==> flow/design.v (excerpt) <==
module datapath(output [6:0] display, days, output [3:0] segment, output am, pm, dblink, Sound, Vcc_out, input Next, Up, SetTime, SetAlarm, Snooze, Stop, Mute, Clr, Clk_sys);
Size in the first run: about 220 flip-flops, about 32 I/O pins.
Settings: LEC_CHECK=0, CAP_MARGIN=35, CORE_MARGIN=2, CORE_UTILIZATION=72, CTS_CLUSTER_DIAMETER=39, PLACE_DENSITY=0.64, SETUP_SLACK_MARGIN=0.13, SLEW_MARGIN=20; clock period 10.6 ns.
run.sh (not shown) runs the stock make flow with config.mk's settings and CLKGATE_MAP_FILE=.
The first run completed with no timing, DRC or antenna violations.
Change:
==> flow/config.mk (replaced) <==
export PLATFORM = sky130hd
export DESIGN_NAME = datapath
export DESIGN_NICKNAME = datapath
export VERILOG_FILES = /design/flow/design.v
export SDC_FILE = /design/flow/constraint.sdc
export NUM_CORES = 4
export LEC_CHECK = 0
export CAP_MARGIN = 15
export CORE_MARGIN = 2
export CORE_UTILIZATION = 72
export PLACE_DENSITY_LB_ADDON = 0.0
export SETUP_SLACK_MARGIN = 1.37
export SLEW_MARGIN = 20
==> flow/constraint.sdc (replaced) <==
create_clock -name core_clock -period 4.68 [get_ports {Clk_sys}]
set_input_delay 0.9360 -clock core_clock [delete_from_list [all_inputs] [get_ports {Clk_sys}]]
set_output_delay 0.9360 -clock core_clock [all_outputs]
set_load 0.01 [all_outputs]
Result: The new run finished with timing, DRC and antenna clean; critical path depth increases by 2; synthesized area stays the same; power grows by well over a third; worst hold slack is worse by 0.029 ns; routed wire length increases slightly; utilization grows by 1.0 points.
Change:
--- a/flow/config.mk
+++ b/flow/config.mk
@@ -6,8 +6,11 @@
 export NUM_CORES = 4
 export LEC_CHECK = 0
-export CAP_MARGIN = 15
+export ABC_AREA = 1
+export CAP_MARGIN = 20
+export CORE_ASPECT_RATIO = 1.42
 export CORE_MARGIN = 2
 export CORE_UTILIZATION = 72
-export PLACE_DENSITY_LB_ADDON = 0.0
-export SETUP_SLACK_MARGIN = 1.37
+export CTS_CLUSTER_SIZE = 10
+export PLACE_DENSITY_LB_ADDON = 0.17
+export SETUP_SLACK_MARGIN = 1.38
 export SLEW_MARGIN = 20
The new run completed without violations.
Synthesized area rose by 2.2%.
Design area hardly moves.
Maximum frequency rises by 14%.
Wire length rises by 11%.
Synthesized cell count is higher by 31%.
Total power climbs by 6.2%.
Change:
==> flow/config.mk (replaced) <==
export PLATFORM = sky130hd
export DESIGN_NAME = datapath
export DESIGN_NICKNAME = datapath
export VERILOG_FILES = /design/flow/design.v
export SDC_FILE = /design/flow/constraint.sdc
export NUM_CORES = 4
export LEC_CHECK = 0
export CAP_MARGIN = 15
export CORE_MARGIN = 2
export CORE_UTILIZATION = 72
export CTS_CLUSTER_DIAMETER = 389
export CTS_CLUSTER_SIZE = 18
export PLACE_DENSITY_LB_ADDON = 0.0
export SETUP_SLACK_MARGIN = 1.2
export SLEW_MARGIN = 20
Effect: Critical path depth drops by 1. Clock power falls by 28%. Sequential share of layout area rises by 1.3 points. Sequential cell count does not change. Total power drops by 14%. Core utilization falls by 1.8 points. Sequential power goes up by about 5%.

== build 79 ==
Starting RTL as in the previous note.
==> flow/config.mk <==
export PLATFORM = sky130hd
export DESIGN_NAME = datapath
export DESIGN_NICKNAME = datapath
export VERILOG_FILES = /design/flow/design.v
export SDC_FILE = /design/flow/constraint.sdc
export NUM_CORES = 4
export LEC_CHECK = 0
export ABC_AREA = 1
export CAP_MARGIN = 40
export CORE_MARGIN = 2
export CORE_UTILIZATION = 64
export CTS_CLUSTER_SIZE = 13
export MAX_ROUTING_LAYER = met4
export PLACE_DENSITY = 0.47
export SLEW_MARGIN = 20
export TNS_END_PERCENT = 5
==> flow/constraint.sdc <==
create_clock -name core_clock -period 8.24 [get_ports {Clk_sys}]
set_input_delay 1.6480 -clock core_clock [delete_from_list [all_inputs] [get_ports {Clk_sys}]]
set_output_delay 1.6480 -clock core_clock [all_outputs]
set_load 0.01 [all_outputs]
Build 79 ended with every stage complete and zero timing, DRC or antenna violations.
For build 94, these inputs were changed with respect to build 79:
- ABC_AREA: 1 -> unset
- TNS_END_PERCENT: 5 -> unset
- MAX_ROUTING_LAYER: met4 -> unset
- CORE_UTILIZATION: 64 -> 66
- CAP_MARGIN: 40 -> 20
- PLACE_DENSITY: 0.47 -> unset
- CTS_CLUSTER_SIZE: 13 -> 28
- the clock period (ns, I/O delays scaled along): 8.24 -> 10.1
Results
Cell area: build 94 vs build 79 down 3.9%
Build 94 vs. build 79: final instance count without filler cells moved down; aggregate global-route resource usage now smaller.
When build 94 is set beside build 79, its cell area after placement turns out to be 2.8% smaller.
Input changes introduced in build 95 (baseline for comparison: build 94):
- CTS_CLUSTER_SIZE removed (was 28)
- CORE_UTILIZATION changed from 66 to 72
- PLACE_DENSITY newly set to 0.64
- the clock period (ns, I/O delays scaled along) changed from 10.1 to 11.4
[summary]
The clock skew reported for build 95 is greater than that of build 94 by 0.0062 ns.
Final cell count: build 95 vs build 94, no meaningful difference
Against build 94, routed wire length in build 95 came out worse.
Build 95 vs build 94, global routing usage summed across all routing layers went up by 3.3 points.
Status: proportion of power drawn by flip-flops and latches parity (build 94, build 95)
Between build 94 and build 95, the number of synthesized register bits figures differ only marginally.

Setup of run C:
Starting RTL as in the previous note.
clock: 14.8 ns
lec_check: 0
abc_area: 1
cap_margin: 20
core_margin: 10
core_utilization: 71
cts_cluster_size: 13
setup_slack_margin: 2.17
slew_margin: 15
Input changes introduced in run A (baseline for comparison: run C):
Settings: a change of CORE_UTILIZATION from 71 to 40; a deleted CTS_CLUSTER_SIZE that had been 13; a deleted ABC_AREA that had been 1; a change of CORE_MARGIN from 10 to 2; a change of SLEW_MARGIN from 15 to 20; a deleted SETUP_SLACK_MARGIN that had been 2.17; a change of the clock period (ns, I/O delays scaled along) from 14.8 to 8.42.
## What came out
Run A: done, clean on timing, DRC and antenna
Run C ended up with combinational cells as its leading power group; run A ended up with sequential cells.
Highest-delay cell along the critical path: sky130_fd_sc_hd__dfrtp_1 -> run C, sky130_fd_sc_hd__clkdlybuf4s50_1 -> run A
Run A: gate count of the mapped netlist is about 24% lower than what run C reported.
Taking run C as the reference, in run A buffer share of cell area increased 0.45 points; final area went down by 69 um^2.
After synthesis and placement, the instance count of run A is below that of run C.
Power and IR drop assume default switching activity.
